==> run a <==
Design buck_v1_0, start of the top module:
module buck_v1_0 #(
  parameter model_data_width = 25,
  parameter model_decimal_width = 16
)(
  input aclk, 
  input resetn, 
  input clock_enable,
  input pwm, 
  input signed [model_data_width-1:0] input_voltage,
  input signed [model_data_width-1:0] period_inductor,
  input signed [model_data_width-1:0] period_capacitor,
  input signed [model_data_width-1:0] inverse_resistor,
  output reg signed [model_data_width-1:0] inductor_current,
  output signed [model_data_width-1:0] capacitor_current,
  output signed [model_data_width-1:0] output_current,
  output reg signed [model_data_width-1:0] output_voltage  
);
  wire signed [model_data_width-1:0] voltage_diff;  
  wire signed [(model_data_width*2)-1:0] voltage_diff_intl_2width;  
  wire signed [model_data_width-1:0] voltage_diff_intl;  
  wire signed [(model_data_width*2)-1:0] capacitor_current_intc_2width;  
  wire signed [model_data_width-1:0] capacitor_current_intc;  
  wire signed [(model_data_width*2)-1:0] output_current_2width;  
  assign voltage_diff = pwm? input_voltage - output_voltage: -output_voltage;
  assign voltage_diff_intl_2width = voltage_diff * period_inductor;
  assign voltage_diff_intl = voltage_diff_intl_2width >>> model_decimal_width;
  always @(posedge aclk)
    if (!resetn)
      inductor_current <= 0;
    else 
      if (clock_enable)
        inductor_current <= inductor_current + voltage_diff_intl;
  assign capacitor_current = inductor_current - output_current;
  assign capacitor_current_intc_2width = capacitor_current * period_capacitor;
  assign capacitor_current_intc = capacitor_current_intc_2width >>> model_decimal_width;
  always @(posedge aclk)
  ...
==> flow/config.mk <==
export PLATFORM = sky130hd
export DESIGN_NAME = buck_v1_0
export DESIGN_NICKNAME = buck_v1_0
export VERILOG_FILES = /design/flow/design.v
export SDC_FILE = /design/flow/constraint.sdc
export NUM_CORES = 4
export LEC_CHECK = 0
export ABC_AREA = 1
export CAP_MARGIN = 20
export CORE_MARGIN = 2
export CORE_UTILIZATION = 71
export CTS_CLUSTER_SIZE = 34
export HOLD_SLACK_MARGIN = 0.29
export MAX_ROUTING_LAYER = met4
export SLEW_MARGIN = 20
==> flow/constraint.sdc <==
create_clock -name core_clock -period 14.1 [get_ports {aclk}]
set_input_delay 2.8200 -clock core_clock [delete_from_list [all_inputs] [get_ports {aclk}]]
set_output_delay 2.8200 -clock core_clock [all_outputs]
set_load 0.01 [all_outputs]
run.sh (not shown) runs the stock make flow with config.mk's settings and CLKGATE_MAP_FILE=.
==> run b (differences from run a) <==
- ABC_AREA: 1 -> default
- CTS_CLUSTER_DIAMETER: default -> 271
- CTS_CLUSTER_SIZE: 34 -> 36
- HOLD_SLACK_MARGIN: 0.29 -> default
- MAX_ROUTING_LAYER: met4 -> default
==> flow/constraint.sdc (replaced) <==
create_clock -name core_clock -period 14.3 [get_ports {aclk}]
set_input_delay 2.8600 -clock core_clock [delete_from_list [all_inputs] [get_ports {aclk}]]
set_output_delay 2.8600 -clock core_clock [all_outputs]
set_load 0.01 [all_outputs]
==> run c (differences from run a) <==
- ABC_AREA: 1 -> default
- CORE_UTILIZATION: 71 -> 65
- CTS_CLUSTER_DIAMETER: default -> 362
- CTS_CLUSTER_SIZE: 34 -> 100
- HOLD_SLACK_MARGIN: 0.29 -> default
- MAX_ROUTING_LAYER: met4 -> default
==> flow/constraint.sdc (replaced) <==
create_clock -name core_clock -period 42.3 [get_ports {aclk}]
set_input_delay 8.4600 -clock core_clock [delete_from_list [all_inputs] [get_ports {aclk}]]
set_output_delay 8.4600 -clock core_clock [all_outputs]
set_load 0.01 [all_outputs]
==> run d (differences from run a) <==
- ABC_AREA: 1 -> default
- CORE_ASPECT_RATIO: default -> 0.5
- CORE_UTILIZATION: 71 -> 23
- CTS_CLUSTER_SIZE: 34 -> 11
- HOLD_SLACK_MARGIN: 0.29 -> default
- MAX_ROUTING_LAYER: met4 -> default
- PLACE_DENSITY: default -> 0.78
==> flow/constraint.sdc (replaced) <==
create_clock -name core_clock -period 28.0 [get_ports {aclk}]
set_input_delay 5.6000 -clock core_clock [delete_from_list [all_inputs] [get_ports {aclk}]]
set_output_delay 5.6000 -clock core_clock [all_outputs]
set_load 0.01 [all_outputs]
==> results <==
Startpoint of the most critical hold path: run a inductor_current[0]$_SDFFE_PN0P_; run d output_voltage[3]$_SDFFE_PN0P_; run c inductor_current[0]$_SDFFE_PN0P_; run b inductor_current[0]$_SDFFE_PN0P_
Clock slew seen by the registers of the worst setup and hold paths: run a 0.08 ns; run d 0.08 ns; run c 0.07 ns; run b 0.08 ns
Portion of the layout cell area used by clock cells: run a 0.00203; run d 0.00207; run c 0.00243; run b 0.00230
Area Growth Syn to Fin: run a 20.0%; run d 10.5%; run c 5.51%; run b 17.2%
Worst relative slew slack: run a 0.117; run d 0.177; run c 0.202; run b 0.226
Non-clock inverters: run a 2531; run d 1882; run c 1882; run b 1882
Run status: run a finished with violations; run d timing/DRC/antenna clean; run c timing/DRC/antenna clean; run b finished with violations
Layout check failures: run a setup timing; run d -; run c -; run b setup timing
Synthesis area per yosys: run a 0.0667 mm2; run d 0.0640 mm2; run c 0.0640 mm2; run b 0.0640 mm2
Total cell area at the placement stage: run a 0.0756 mm2; run d 0.0706 mm2; run c 0.0674 mm2; run b 0.0726 mm2
Global Route met1 Usage: run a 0.605; run d 0.149; run c 0.496; run b 0.544
Mux cell area share: run a 0; run d 0.00520; run c 0.00520; run b 0.00520
Largest fanout of any net on the critical path: run a 7; run d 24; run c 24; run b 6
Synth Area in XOR/XNOR: run a 0.0210; run d 0.0323; run c 0.0323; run b 0.0323

==> inputs of job 9091 <==
buck_v1_0 again, from the RTL that the note above started with.
clock: 14.3 ns
lec_check: 0
abc_area: 1
cap_margin: 20
core_margin: 2
core_utilization: 71
cts_cluster_diameter: 271
cts_cluster_size: 36
max_routing_layer: met4
place_density_lb_addon: 0.11
setup_slack_margin: -0.69
slew_margin: 20
==> job 8870: changes against job 9091 <==
- ABC_AREA: 1 -> not set
- CORE_UTILIZATION: 71 -> 40
- CTS_CLUSTER_DIAMETER: 271 -> not set
- CTS_CLUSTER_SIZE: 36 -> 22
- GPL_ROUTABILITY_DRIVEN: not set -> 0
- PLACE_DENSITY_LB_ADDON: 0.11 -> not set
- SETUP_SLACK_MARGIN: -0.69 -> not set
==> flow/constraint.sdc (replaced) <==
create_clock -name core_clock -period 16.9 [get_ports {aclk}]
set_input_delay 3.3800 -clock core_clock [delete_from_list [all_inputs] [get_ports {aclk}]]
set_output_delay 3.3800 -clock core_clock [all_outputs]
set_load 0.01 [all_outputs]
==> job 667: changes against job 9091 <==
- HOLD_SLACK_MARGIN: not set -> 0.3
- PLACE_DENSITY: not set -> 0.95
- PLACE_DENSITY_LB_ADDON: 0.11 -> not set
==> job 9958: changes against job 9091 <==
- ABC_AREA: 1 -> not set
- CELL_PAD_IN_SITES_GLOBAL_PLACEMENT: not set -> 2
- CORE_MARGIN: 2 -> 10
- CORE_UTILIZATION: 71 -> 40
- CTS_CLUSTER_DIAMETER: 271 -> not set
- CTS_CLUSTER_SIZE: 36 -> not set
- GPL_TIMING_DRIVEN: not set -> 0
- MAX_ROUTING_LAYER: met4 -> not set
- PLACE_DENSITY_LB_ADDON: 0.11 -> not set
- SETUP_SLACK_MARGIN: -0.69 -> not set
==> flow/constraint.sdc (replaced) <==
create_clock -name core_clock -period 28.0 [get_ports {aclk}]
set_input_delay 5.6000 -clock core_clock [delete_from_list [all_inputs] [get_ports {aclk}]]
set_output_delay 5.6000 -clock core_clock [all_outputs]
set_load 0.01 [all_outputs]
==> comparison table <==
metric                                                                     job 667                          job 9091                           job 9958                          job 8870
Status                                                      stopped before the end          finished with violations           timing/DRC/antenna clean          finished with violations
Stage where the flow stopped                                               5_1_grt                                 -                                  -                                 -
Reasons for failing layout checks                                                -              negative setup slack                                  -              negative setup slack
Min-Delay Path Depth                                                             -                                 4                                  2                                 2
Horiz. Die Dim                                                         310 microns                       310 microns                        420 microns                       404 microns
Flop2flop setup slack                                                            -                          -1270 ps                            5920 ps                            -80 ps
Endpoint, Worst Hold                                                             -  inductor_current[6]$_SDFFE_PN0P_  inductor_current[24]$_SDFFE_PN0P_  inductor_current[0]$_SDFFE_PN0P_
Share of Yosys cell area claimed by the top area cell type                   49.8%                             49.8%                              51.9%                             51.9%
Crit. Startpoint                                                                 -               inverse_resistor[6]               inverse_resistor[15]              inverse_resistor[18]
Class of the most critical setup path                                            -                            in2reg                             in2reg                            in2reg
Number of multi-input logic gates                                                -                             5,679                              4,945                             4,945
Critical Path Slowest Stage Cell                                                 -             sky130_fd_sc_hd__fa_1   sky130_fd_sc_hd__clkdlybuf4s50_1             sky130_fd_sc_hd__fa_1
RePlAce Congestion                                                            1.17                              1.11                              0.921                                 -
First DRT Iteration DRCs                                                         -                             7,044                              3,017                             2,813

==> inputs of yarrow <==
buck_v1_0 again, from the RTL that the note above started with.
clock: 19.4 ns
lec_check: 0
abc_area: 1
cap_margin: 0
cell_pad_in_sites_global_placement: 1
core_margin: 2
core_utilization: 54
cts_cluster_diameter: 230
cts_cluster_size: 99
gpl_routability_driven: 0
min_routing_layer: met1
place_density_lb_addon: 0.16
slew_margin: 20
tns_end_percent: 35
==> violet: changes against yarrow <==
==> flow/config.mk (replaced) <==
export PLATFORM = sky130hd
export DESIGN_NAME = buck_v1_0
export DESIGN_NICKNAME = buck_v1_0
export VERILOG_FILES = /design/flow/design.v
export SDC_FILE = /design/flow/constraint.sdc
export NUM_CORES = 4
export LEC_CHECK = 0
export CAP_MARGIN = 0
export CELL_PAD_IN_SITES_GLOBAL_PLACEMENT = 1
export CORE_MARGIN = 2
export CORE_UTILIZATION = 54
export GPL_ROUTABILITY_DRIVEN = 0
export MIN_ROUTING_LAYER = met1
export PLACE_DENSITY_LB_ADDON = 0.16
export SLEW_MARGIN = 20
export TNS_END_PERCENT = 95
==> comparison <==
- yarrow completed with no timing, DRC or antenna violations. violet finished but fails on setup timing.
- Between yarrow and violet, the lower clock-buffer cell count is in yarrow (gap 1).
- First-iteration DRC count: yarrow is higher than violet (about 60%).
- Sequential share of layout area is about the same in yarrow and violet.
- Critical path depth is the same in violet and yarrow.
- In flip-flop count, violet and yarrow do not differ.
- Between yarrow and violet, the lower worst setup slack is in violet (gap 1.2 ns).
- Between yarrow and violet, the lower core utilization is in yarrow (gap 2.0 points).
- Against yarrow, the clock skew of violet is lower by 0.0011 ns.

==> v19: inputs <==
Starting RTL as in the previous note.
==> flow/config.mk <==
export PLATFORM = sky130hd
export DESIGN_NAME = buck_v1_0
export DESIGN_NICKNAME = buck_v1_0
export VERILOG_FILES = /design/flow/design.v
export SDC_FILE = /design/flow/constraint.sdc
export NUM_CORES = 4
export LEC_CHECK = 0
export CAP_MARGIN = 10
export CORE_MARGIN = 2
export CORE_UTILIZATION = 70
export CTS_CLUSTER_DIAMETER = 364
export CTS_CLUSTER_SIZE = 41
export HOLD_SLACK_MARGIN = -0.08
export SETUP_SLACK_MARGIN = -1.34
export SLEW_MARGIN = 20
==> flow/constraint.sdc <==
create_clock -name core_clock -period 13.7 [get_ports {aclk}]
set_input_delay 2.7400 -clock core_clock [delete_from_list [all_inputs] [get_ports {aclk}]]
set_output_delay 2.7400 -clock core_clock [all_outputs]
set_load 0.01 [all_outputs]
==> v20: changes against v19 <==
==> flow/config.mk (replaced) <==
export PLATFORM = sky130hd
export DESIGN_NAME = buck_v1_0
export DESIGN_NICKNAME = buck_v1_0
export VERILOG_FILES = /design/flow/design.v
export SDC_FILE = /design/flow/constraint.sdc
export NUM_CORES = 4
export LEC_CHECK = 0
export ABC_AREA = 1
export CAP_MARGIN = 20
export CORE_MARGIN = 2
export CORE_UTILIZATION = 68
export CTS_CLUSTER_DIAMETER = 372
export CTS_CLUSTER_SIZE = 98
export PLACE_DENSITY = 0.39
export SLEW_MARGIN = 20
export TNS_END_PERCENT = 30
==> flow/constraint.sdc (replaced) <==
create_clock -name core_clock -period 16.4 [get_ports {aclk}]
set_input_delay 3.2800 -clock core_clock [delete_from_list [all_inputs] [get_ports {aclk}]]
set_output_delay 3.2800 -clock core_clock [all_outputs]
set_load 0.01 [all_outputs]
==> v17: changes against v19 <==
--- a/flow/config.mk
+++ b/flow/config.mk
@@ -7,9 +7,8 @@
 export LEC_CHECK = 0
 export CAP_MARGIN = 10
 export CORE_MARGIN = 2
-export CORE_UTILIZATION = 70
+export CORE_UTILIZATION = 68
 export CTS_CLUSTER_DIAMETER = 364
 export CTS_CLUSTER_SIZE = 41
 export HOLD_SLACK_MARGIN = -0.08
-export SETUP_SLACK_MARGIN = -1.34
 export SLEW_MARGIN = 20
==> flow/constraint.sdc (replaced) <==
create_clock -name core_clock -period 14.0 [get_ports {aclk}]
set_input_delay 2.8000 -clock core_clock [delete_from_list [all_inputs] [get_ports {aclk}]]
set_output_delay 2.8000 -clock core_clock [all_outputs]
set_load 0.01 [all_outputs]
==> results <==
|  | v17 | v20 | v19 |
|---|---|---|---|
| Result of the run | finished with violations | finished with violations | finished with violations |
| Layout check failures | negative setup slack | negative setup slack | negative setup slack |
| Sequential standard cell area | 1000 sq um | 1000 sq um | 1000 sq um |
| Clock buffers | 6 | 6 | 5 |
| Die width | 311 um | 317 um | 306 um |
| Die boundary height | 311 um | 317 um | 306 um |
| Cell area after technology mapping | 64000 sq um | 66700 sq um | 64000 sq um |
| Register area share after synthesis | 1.56% | 1.50% | 1.56% |
| # Post-CTS Setup Buffers | 47 | 129 | 19 |
| Largest fanout of any net on the critical path | 8 | 7 | 18 |
| Floorplan utilization | 68.6% | 68.7% | 70.9% |
| Post-synthesis cell count from yosys | 7210 | 8586 | 7210 |
| Post-synthesis adder-cell area fraction | 61.3% | 58.9% | 61.3% |
| Total number of nets in the final design | 10200 | 11600 | 10100 |
| Final instance area | 75500 sq um | 79300 sq um | 74100 sq um |
| Total placed instance area | 73400 sq um | 74700 sq um | 73500 sq um |

==> inputs of wip/sierra <==
buck_v1_0 again, from the RTL that the note above started with.
export LEC_CHECK = 0
export ABC_AREA = 0
export CAP_MARGIN = 20
export CORE_MARGIN = 2
export CORE_UTILIZATION = 72
export CTS_CLUSTER_DIAMETER = 372
export CTS_CLUSTER_SIZE = 98
export PLACE_DENSITY = 0.39
export SETUP_SLACK_MARGIN = 2.72
export SLEW_MARGIN = 20
export TNS_END_PERCENT = 30
create_clock -name core_clock -period 16.4 [get_ports {aclk}]
==> wip/juniper (differences from wip/sierra) <==
Settings changed: ABC_AREA 0 to not set, CORE_UTILIZATION 72 to 11, CTS_CLUSTER_DIAMETER 372 to not set, CTS_CLUSTER_SIZE 98 to not set, PLACE_DENSITY 0.39 to not set, SETUP_SLACK_MARGIN 2.72 to not set, TNS_END_PERCENT 30 to not set.
==> flow/constraint.sdc (replaced) <==
create_clock -name core_clock -period 42.3 [get_ports {aclk}]
set_input_delay 8.4600 -clock core_clock [delete_from_list [all_inputs] [get_ports {aclk}]]
set_output_delay 8.4600 -clock core_clock [all_outputs]
set_load 0.01 [all_outputs]
==> wip/amber (differences from wip/sierra) <==
Settings changed: SETUP_SLACK_MARGIN 2.72 to -1.4.
==> run notes <==
Results of the flow run.

The setup slack after layout stands at -3.39 ns. Per STA, the highest per-stage delay on the worst path measures 0.58 ns. The maximum fanout encountered on the critical timing path stands at 15. On the critical path, the stage with the largest delay is an instance of fa_1. The count of endpoints failing setup in the final report stands at 24.

For this run, global-route usage on met2 was measured as 0.654. According to the timing report, the critical path is launched from inverse_resistor[13]. The critical path contains buffers and inverters numbering 11 combined. Routability-driven placement finished with a final weighted congestion of 0.998.

The placed instance count stands at just under 9000. The flow ran to the end, but the layout failed its checks. The share of cell area taken by flip-flops and latches stands at 0.0139. Failing layout checks were recorded as negative setup slack. The starting density of the core stands at 0.726. The net count reported at finish stands at between 9000 and 10000. For hold timing, the worst endpoint is output_voltage[23].

The site row count stands at 109.
[end of results for wip/amber]
==> run notes <==
Results of the flow run.

The run finished, with violations left. Failing layout checks were recorded as negative setup slack. The yosys cell count stands at just over 7000. The report shows a maximum critical-path fanout of 5.

At the floorplan stage, the core utilization is reported as 0.726. From the final report, the count of setup violators was given as 24. The maximum single-stage delay on the critical path stands at 0.59 ns.

The setup slack after layout stands at -3.42 ns. Per the placement report, the placed cell count is approximately 9000. The final weighted congestion recorded by global placement is 0.996.

The largest individual stage delay along the critical path comes from the cell fa_1. The met2 track demand over resource stands at 0.672. The path with the worst hold slack has its endpoint at inductor_current[0]. The layout report gives the register share of total cell area as 0.0133. The launch point of the critical path was reported as inverse_resistor[2].
[end of results for wip/sierra]
==> run notes <==
Results of the flow run.

The run finished with no timing, DRC or antenna violations. Along the worst path, the maximum fanout reaches 25. For this run, global-route usage on met2 was measured as 0.123. In the hold report, the worst path ends at output_voltage[23]. The site row count stands at 280. The share of cell area taken by flip-flops and latches stands at 0.0132.

Per STA, the startpoint of the critical path is inverse_resistor[2]. The slowest stage of the critical path belongs to the cell clkdlybuf4s50_1. The final RePlAce weighted congestion stands at approximately 0.86.

Along the critical path, the tally of buffer and inverter instances is 10. For this run, the slowest stage of the critical path takes 0.92 ns. According to the finish report, the design has a final net count of 9465. The share of the core area taken by cells at floorplan is 0.110.
[end of results for wip/juniper]
